==> build 32 <==
Design design_5, start of the top module:
module design_5 #(parameter width = 8, parameter cwidth =4)(
  input [width-1:0] OPA, OPB,
  input CLK, RST, CE, MODE, CIN,
  input [1:0] INP_VALID,
  input [cwidth-1:0] CMD,
  output reg [2*width:0] RES,
  output reg OFLOW,
  output reg COUT,
  output reg G,
  output reg L,
  output reg E,
  output reg ERR
);
==> flow/config.mk <==
export PLATFORM = sky130hd
export DESIGN_NAME = design_5
export DESIGN_NICKNAME = design_5
export VERILOG_FILES = /design/flow/design.v
export SDC_FILE = /design/flow/constraint.sdc
export NUM_CORES = 4
export LEC_CHECK = 0
export ABC_AREA = 1
export CAP_MARGIN = 20
export CORE_MARGIN = 2
export CORE_UTILIZATION = 66
export HOLD_SLACK_MARGIN = 0.29
export SETUP_SLACK_MARGIN = -0.2
export SLEW_MARGIN = 20
==> flow/constraint.sdc <==
create_clock -name core_clock -period 4.2 [get_ports {CLK}]
set_input_delay 0.8400 -clock core_clock [delete_from_list [all_inputs] [get_ports {CLK}]]
set_output_delay 0.8400 -clock core_clock [all_outputs]
set_load 0.01 [all_outputs]
run.sh (not shown) runs the stock make flow with config.mk's settings and CLKGATE_MAP_FILE=.
==> inputs of trial 71, as changes to build 32 <==
- CELL_PAD_IN_SITES_GLOBAL_PLACEMENT: default -> 2
- CORE_ASPECT_RATIO: default -> 1.95
- CORE_UTILIZATION: 66 -> 26
- CTS_CLUSTER_DIAMETER: default -> 378
- CTS_CLUSTER_SIZE: default -> 17
- HOLD_SLACK_MARGIN: 0.29 -> default
- PLACE_DENSITY: default -> 0.39
- SETUP_SLACK_MARGIN: -0.2 -> default
- TNS_END_PERCENT: default -> 5
==> flow/constraint.sdc (replaced) <==
create_clock -name core_clock -period 8.0 [get_ports {CLK}]
set_input_delay 1.6000 -clock core_clock [delete_from_list [all_inputs] [get_ports {CLK}]]
set_output_delay 1.6000 -clock core_clock [all_outputs]
set_load 0.01 [all_outputs]
==> notes <==
- Build 32 failed in 5_1_grt, error GRT-0116. Trial 71 ran to the end with no violations.
- Synthesized cell count is the same in trial 71 and build 32.
- In synthesized area, build 32 and trial 71 do not differ.
- Against build 32, the die area of trial 71 is larger by about 150%.
==> figures <==
item                                   trial 71        build 32
DP Cell Count                              2373            2208
Post-placement worst setup slack       0.341 ns        -1.89 ns
Die span in x                            152 µm          134 µm
Setup bufs post-CTS                           0              16
Core area                             42000 µm²       16500 µm²
Resized Gates After CTS                       0             211
Post-detailed-placement cell area     12400 µm²       13400 µm²
Full die area                         44300 µm²       17800 µm²
Detailed Place HPWL                    46500 µm        34300 µm
Fp util                                   0.263           0.672
GPL Wtd Cong                              0.895            1.14
Cell total in the yosys stat output        1790            1790
Outcome        no timing/DRC/antenna violations  did not finish
Stage where the flow stopped                  -         5_1_grt
Die height                               292 µm          134 µm
Rows                                        105              47


==> try-juniper <==
==> flow/design.v <==
module design_5 #(parameter width = 8, parameter cwidth =4)(
  input [width-1:0] OPA, OPB,
  input CLK, RST, CE, MODE, CIN,
  input [1:0] INP_VALID,
  input [cwidth-1:0] CMD,
  output reg [2*width:0] RES,
  output reg OFLOW,
  output reg COUT,
  output reg G,
  output reg L,
  output reg E,
  output reg ERR
);
reg [2*width:0] temp;
reg [2*width:0] next_RES;
reg next_COUT, next_OFLOW, next_G, next_L, next_E, next_ERR;
localparam CMD_ADD = 4'b0000;
localparam CMD_SUB = 4'b0001;
localparam CMD_ADD_CIN = 4'b0010;
localparam CMD_SUB_CIN = 4'b0011;
localparam CMD_EGL = 4'b1000;
localparam CMD_INC_MUL = 4'b1001;
localparam CMD_SHIFT_MUL = 4'b1010;
localparam CMD_SI_UNSI_ADD = 4'b1011;
localparam CMD_SI_UNSI_SUB = 4'b1100;
localparam CMD_INC_A = 4'b0100;
localparam CMD_DEC_A = 4'b0101;
localparam CMD_INC_B = 4'b0110;
localparam CMD_DEC_B = 4'b0111;
localparam CMD_AND = 4'b0000;
localparam CMD_NAND = 4'b0001;
localparam CMD_OR = 4'b0010;
localparam CMD_NOR = 4'b0011;
localparam CMD_XOR = 4'b0100;
localparam CMD_XNOR = 4'b0101;
localparam CMD_ROL_A_B = 4'b1100;
localparam CMD_ROR_A_B = 4'b1101;
localparam CMD_NOT_A = 4'b0110;
localparam CMD_SHR1_A = 4'b1000;
localparam CMD_SHLI_A = 4'b1001;
localparam CMD_NOT_B = 4'b0111;
localparam CMD_SHR1_B = 4'b1010;
localparam CMD_SHL1_B = 4'b1011;
wire [2:0] amount;
assign amount = OPB[2:0];
always@(posedge CLK or posedge RST)
begin
    if(RST)begin
        next_RES <= 'b0;
        next_COUT <= 1'b0;
        next_OFLOW <= 1'b0;
        next_G <= 1'b0;
        next_E <= 1'b0;
        next_L <= 1'b0;
        next_ERR <= 1'b0;
    end
    else if(CE)
    begin
        if(INP_VALID == 2'b00)
        begin
            next_RES <= 'b0;
            next_COUT <= 1'b0;
            next_OFLOW <= 1'b0;
            next_G <= 1'b0;
            next_E <= 1'b0;
            next_L <= 1'b0;
            next_ERR <= 1'b0;
        end
        else if(INP_VALID ==2'b11)
        begin
            next_RES <= 'b0;
            next_COUT <= 1'b0;
            next_OFLOW <= 1'b0;
            next_G <= 1'b0;
            next_E <= 1'b0;
            next_L <= 1'b0;
            next_ERR <= 1'b0;
            if(MODE)begin
                case(CMD)
                    CMD_ADD:
                    begin
                        temp = OPA + OPB;
                        next_RES <= temp;
                        next_COUT <= temp[width];
                    end
                    CMD_SUB:
                    begin
                        next_OFLOW <= (OPA<OPB)?1'b1:1'b0;
                        next_RES <= OPA-OPB;
                    end
                    CMD_ADD_CIN:
                    begin
                        temp = OPA + OPB + CIN;
                        next_RES <= temp;
                        next_COUT <= temp[width];
                    end
                    CMD_SUB_CIN:
                    begin
                        next_OFLOW <= (OPA<OPB)?1'b1:1'b0;
                        next_RES <= OPA-OPB-CIN;
                    end
                    CMD_EGL:
                    begin
                        next_RES <= 'b0;
                        if(OPA==OPB)
                        begin
                            next_E <= 1'b1;
                            next_G <= 1'b0;
                            next_L <= 1'b0;
                        end
                        else if(OPA>OPB)
                        begin
                            next_E <= 1'b0;
                            next_G <= 1'b1;
                            next_L <= 1'b0;
                        end
                        else
                        begin
                            next_E <= 1'b0;
                            next_G <= 1'b0;
                            next_L <= 1'b1;
                        end
                    end
                    CMD_INC_MUL:
                    begin
                        temp = (OPA+1) * (OPB+1);
                        next_RES <= temp;
                        next_COUT <= temp[2*width];
                    end
                    CMD_SHIFT_MUL:
                    begin
                        temp =(OPA<<1)*OPB;
                        next_RES <= temp;
                        next_COUT <= temp[2*width];
                    end
                    CMD_SI_UNSI_ADD:
                    begin
                        temp = $signed(OPA) + $signed(OPB);
                        next_RES <= temp;
                        next_COUT <= temp[width];
                        next_OFLOW <= ((OPA[width-1] == OPB[width-1]) && (temp[width-1] != OPA[width-1])) ? 1'b1 : 1'b0;
                        if($signed(OPA)==$signed(OPB))
                        begin
                            next_E <= 1'b1;
                            next_G <= 1'b0;
                            next_L <= 1'b0;
                        end
                        else if($signed(OPA)>$signed(OPB))
                        begin
                            next_E <= 1'b0;
                            next_G <= 1'b1;
                            next_L <= 1'b0;
                        end
                        else
                        begin
                            next_E <= 1'b0;
                            next_G <= 1'b0;
                            next_L <= 1'b1;
                        end
                    end
                    CMD_SI_UNSI_SUB:
                    begin
                        temp = $signed(OPA) - $signed(OPB);
                        next_RES<= temp;
                        next_COUT <= temp[width];
                       next_OFLOW <= ((OPA[width-1] != OPB[width-1]) && (temp[width-1] != OPA[width-1])) ? 1'b1 : 1'b0;
                        if($signed(OPA) == $signed(OPB))
                        begin
                            next_E <= 1'b1;
                            next_G <= 1'b0;
                            next_L <= 1'b0;
                        end
                        else if($signed(OPA) > $signed(OPB))
                        begin
                            next_E <= 1'b0;
                            next_G <= 1'b1;
                            next_L <= 1'b0;
                        end
                        else
                        begin
                            next_E <= 1'b0;
                            next_G <= 1'b0;
                            next_L <= 1'b1;
                        end
                    end
                    default:
                    begin
                        next_RES <= 'b0;
                        next_COUT <= 1'b0;
                        next_OFLOW <= 1'b0;
                        next_G <= 1'b0;
                        next_E <= 1'b0;
                        next_L <= 1'b0;
                        next_ERR <= 1'b0;
                    end
                endcase
            end
            else begin
                case(CMD)
                    CMD_AND:next_RES <= {{width*2-(width-1){1'b0}},OPA&OPB};
                    CMD_NAND:next_RES <= {{width*2-(width-1){1'b0}},~(OPA&OPB)};
                    CMD_OR:next_RES <= {{width*2-(width-1){1'b0}},OPA|OPB};
                    CMD_NOR:next_RES <= {{width*2-(width-1){1'b0}},~(OPA|OPB)};
                    CMD_XOR:next_RES <= {{width*2-(width-1){1'b0}},OPA^OPB};
                    CMD_XNOR:next_RES <= {{width*2-(width-1){1'b0}},~(OPA^OPB)};
                    CMD_ROL_A_B:
                    begin
                        if (amount == 0)
                            next_RES <= {{width*2-(width-1){1'b0}}, OPA};
                        else
                            next_RES <= {{width*2-(width){1'b0}}, (OPA << amount) | (OPA >> (width - amount))};
                        next_ERR <= (width > 3 && |OPB[width-1:3]) ? 1'b1 : 1'b0;
                    end
                    CMD_ROR_A_B:
                    begin
                        if (amount == 0)
                            next_RES <= {{width*2-(width-1){1'b0}}, OPA};
                        else
                            next_RES <= {{width*2-(width-1){1'b0}}, (OPA >> amount) | (OPA << (width - amount))};
                        next_ERR <= (width > 3 && |OPB[width-1:3]) ? 1'b1 : 1'b0;
                    end
                    default:
                    begin
                        next_RES <='b0;
                        next_COUT <= 1'b0;
                        next_OFLOW <= 1'b0;
                        next_G <= 1'b0;
                        next_E <= 1'b0;
                        next_L <= 1'b0;
                        next_ERR <= 1'b0;
                    end
                endcase
            end
        end
        else if(INP_VALID == 2'b01)
        begin
            next_RES <=  'b0;
            next_COUT <= 1'b0;
            next_OFLOW <= 1'b0;
            next_G <= 1'b0;
            next_E <= 1'b0;
            next_L <= 1'b0;
            next_ERR <= 1'b0;
            if(MODE)begin
                case(CMD)
                    CMD_INC_A:next_RES <= OPA+1;
                    CMD_DEC_A:next_RES <= OPA-1;
                    default:
                    begin
                        next_RES <= 'b0;
                        next_COUT <= 1'b0;
                        next_OFLOW <= 1'b0;
                        next_G <= 1'b0;
                        next_E <= 1'b0;
                        next_L <= 1'b0;
                        next_ERR <= 1'b0;
                    end
                endcase
            end
            else begin
                case(CMD)
                    CMD_NOT_A:next_RES <= {{width*2-(width-1){1'b0}},~OPA};
                    CMD_SHR1_A:next_RES <= {{width*2-(width-1){1'b0}},OPA>>1};
                    CMD_SHLI_A:next_RES <= {{width*2-(width-1){1'b0}},OPA<<1};
                    default:
                    begin
                        next_RES <= 'b0;
                        next_COUT <= 1'b0;
                        next_OFLOW <= 1'b0;
                        next_G <= 1'b0;
                        next_E <= 1'b0;
                        next_L <= 1'b0;
                        next_ERR <= 1'b0;
                    end
                endcase
            end
        end
        else if(INP_VALID == 2'b10)
            begin
                next_RES <= 'b0;
                next_COUT <= 1'b0;
                next_OFLOW <= 1'b0;
                next_G <= 1'b0;
                next_E <= 1'b0;
                next_L <= 1'b0;
                next_ERR <= 1'b0;
                if(MODE) begin
                    case(CMD)
                        CMD_INC_B: next_RES <= OPB + 1;
                        CMD_DEC_B: next_RES <= OPB - 1;
                        default:
                        begin
                            next_RES <= 'b0;
                            next_COUT <= 1'b0;
                            next_OFLOW <= 1'b0;
                            next_G <= 1'b0;
                            next_E <= 1'b0;
                            next_L <= 1'b0;
                            next_ERR <= 1'b0;
                        end
                    endcase
                end
                else begin
                    case(CMD)
                        CMD_NOT_B:next_RES <= {{width*2-(width-1){1'b0}},~OPB};
                        CMD_SHR1_B:next_RES <= {{width*2-(width-1){1'b0}},OPB>>1};
                        CMD_SHL1_B:next_RES <= {{width*2-(width-1){1'b0}},OPB<<1};
                        default:
                        begin
                            next_RES <= 'b0;
                            next_COUT <= 1'b0;
                            next_OFLOW <= 1'b0;
                            next_G <= 1'b0;
                            next_E <= 1'b0;
                            next_L <= 1'b0;
                            next_ERR <= 1'b0;
                        end
                    endcase
                end
        end
    end
end
always @(posedge CLK or posedge RST) begin
    if(RST) begin
        RES <= 'b0;
        COUT <= 1'b0;
        OFLOW <= 1'b0;
        G <= 1'b0;
        E <= 1'b0;
        L <= 1'b0;
        ERR <= 1'b0;
    end else if (CE) begin
        RES <= next_RES;
        COUT <= next_COUT;
        OFLOW <= next_OFLOW;
        G <= next_G;
        L <= next_L;
        E <= next_E;
        ERR <= next_ERR;
    end
end
endmodule
==> flow/run.sh <==
#!/bin/bash
# the make line also repeats each setting of config.mk as NAME=value (left out here)
make -C /OpenROAD-flow-scripts/flow DESIGN_CONFIG=/design/flow/config.mk WORK_HOME=/design/flow/orfs CLKGATE_MAP_FILE= finish
==> flow/config.mk <==
export PLATFORM = sky130hd
export DESIGN_NAME = design_5
export DESIGN_NICKNAME = design_5
export VERILOG_FILES = /design/flow/design.v
export SDC_FILE = /design/flow/constraint.sdc
export NUM_CORES = 4
export LEC_CHECK = 0
export CAP_MARGIN = 20
export CORE_MARGIN = 2
export CORE_UTILIZATION = 70
export CTS_CLUSTER_DIAMETER = 31
export CTS_CLUSTER_SIZE = 32
export HOLD_SLACK_MARGIN = -0.09
export SLEW_MARGIN = 20
==> flow/constraint.sdc <==
create_clock -name core_clock -period 5.97 [get_ports {CLK}]
set_input_delay 1.1940 -clock core_clock [delete_from_list [all_inputs] [get_ports {CLK}]]
set_output_delay 1.1940 -clock core_clock [all_outputs]
set_load 0.01 [all_outputs]
==> inputs of try-onyx, as changes to try-juniper <==
==> flow/config.mk (replaced) <==
export PLATFORM = sky130hd
export DESIGN_NAME = design_5
export DESIGN_NICKNAME = design_5
export VERILOG_FILES = /design/flow/design.v
export SDC_FILE = /design/flow/constraint.sdc
export NUM_CORES = 4
export LEC_CHECK = 0
export CAP_MARGIN = 20
export CELL_PAD_IN_SITES_DETAIL_PLACEMENT = 0
export CORE_MARGIN = 2
export CORE_UTILIZATION = 55
export GPL_ROUTABILITY_DRIVEN = 1
export GPL_TIMING_DRIVEN = 1
export HOLD_SLACK_MARGIN = -0.08
export MAX_ROUTING_LAYER = met5
export SETUP_SLACK_MARGIN = -0.55
export SLEW_MARGIN = 40
export TNS_END_PERCENT = 80
==> flow/constraint.sdc (replaced) <==
create_clock -name core_clock -period 5.81 [get_ports {CLK}]
set_input_delay 1.1620 -clock core_clock [delete_from_list [all_inputs] [get_ports {CLK}]]
set_output_delay 1.1620 -clock core_clock [all_outputs]
set_load 0.01 [all_outputs]
==> inputs of try-willow, as changes to try-juniper <==
--- a/flow/config.mk
+++ b/flow/config.mk
@@ -7,8 +7,5 @@
 export LEC_CHECK = 0
 export CAP_MARGIN = 20
 export CORE_MARGIN = 2
-export CORE_UTILIZATION = 70
-export CTS_CLUSTER_DIAMETER = 31
-export CTS_CLUSTER_SIZE = 32
-export HOLD_SLACK_MARGIN = -0.09
+export CORE_UTILIZATION = 16
 export SLEW_MARGIN = 20
==> flow/constraint.sdc (replaced) <==
create_clock -name core_clock -period 10.8 [get_ports {CLK}]
set_input_delay 2.1600 -clock core_clock [delete_from_list [all_inputs] [get_ports {CLK}]]
set_output_delay 2.1600 -clock core_clock [all_outputs]
set_load 0.01 [all_outputs]
==> inputs of try-harbor, as changes to try-juniper <==
==> flow/config.mk (replaced) <==
export PLATFORM = sky130hd
export DESIGN_NAME = design_5
export DESIGN_NICKNAME = design_5
export VERILOG_FILES = /design/flow/design.v
export SDC_FILE = /design/flow/constraint.sdc
export NUM_CORES = 4
export LEC_CHECK = 0
export ABC_AREA = 1
export CAP_MARGIN = 0
export CORE_MARGIN = 2
export CORE_UTILIZATION = 72
export CTS_CLUSTER_SIZE = 10
export PLACE_DENSITY = 0.39
export SLEW_MARGIN = 20
==> flow/constraint.sdc (replaced) <==
create_clock -name core_clock -period 5.47 [get_ports {CLK}]
set_input_delay 1.0940 -clock core_clock [delete_from_list [all_inputs] [get_ports {CLK}]]
set_output_delay 1.0940 -clock core_clock [all_outputs]
set_load 0.01 [all_outputs]
==> qor summary <==
| metric | try-juniper | try-harbor | try-willow | try-onyx |
|---|---|---|---|---|
| Bufs w/o clock | - | - | 80 | 245 |
| Routed met2 length | - | - | 18000 µm | 18400 µm |
| Status | aborted with a tool error | aborted with a tool error | complete, no violations | failed layout checks |
| Last stage reached | global routing (5_1_grt) | global routing (5_1_grt) | - | - |
| Reasons for failing layout checks | - | - | - | setup timing |
| Cell type taking the most area | - | - | multi-input combinational cells | multi-input combinational cells |
| Start of the worst register-to-register path | - | - | next_RES[0] | next_RES[0] |
| Class of the most critical setup path | - | - | in -> reg | in -> reg |
| Placement-stage worst setup slack | -0.887 ns | -0.971 ns | 2.14 ns | -1.07 ns |
| Multi-input gate area | - | - | 9080 µm² | 9300 µm² |
| Power of the clock network | - | - | 177 µW | 269 µW |
| Fraction of synthesized area in multiplexers | 0.0541 | 0 | 0.0541 | 0.0541 |
| CP bufs+invs | - | - | 6 | 3 |
| Final hold violations | - | - | 0 | 0 |
| Final core occ | - | - | 0.185 | 0.671 |
| Area fraction of clock buffers and clock inverters | - | - | 0.0131 | 0.00999 |
| Max-capacitance violation count | - | - | 0 | 0 |
| Clock slew at reported path FFs | - | - | 0.06 ns | 0.06 ns |
| Dpl hpwl | 34100 µm | 31700 µm | 31900 µm | 34500 µm |
| Startpoint Class | - | - | input pin | input pin |
No activity file was given, so power comes from the tool's default toggle rates.
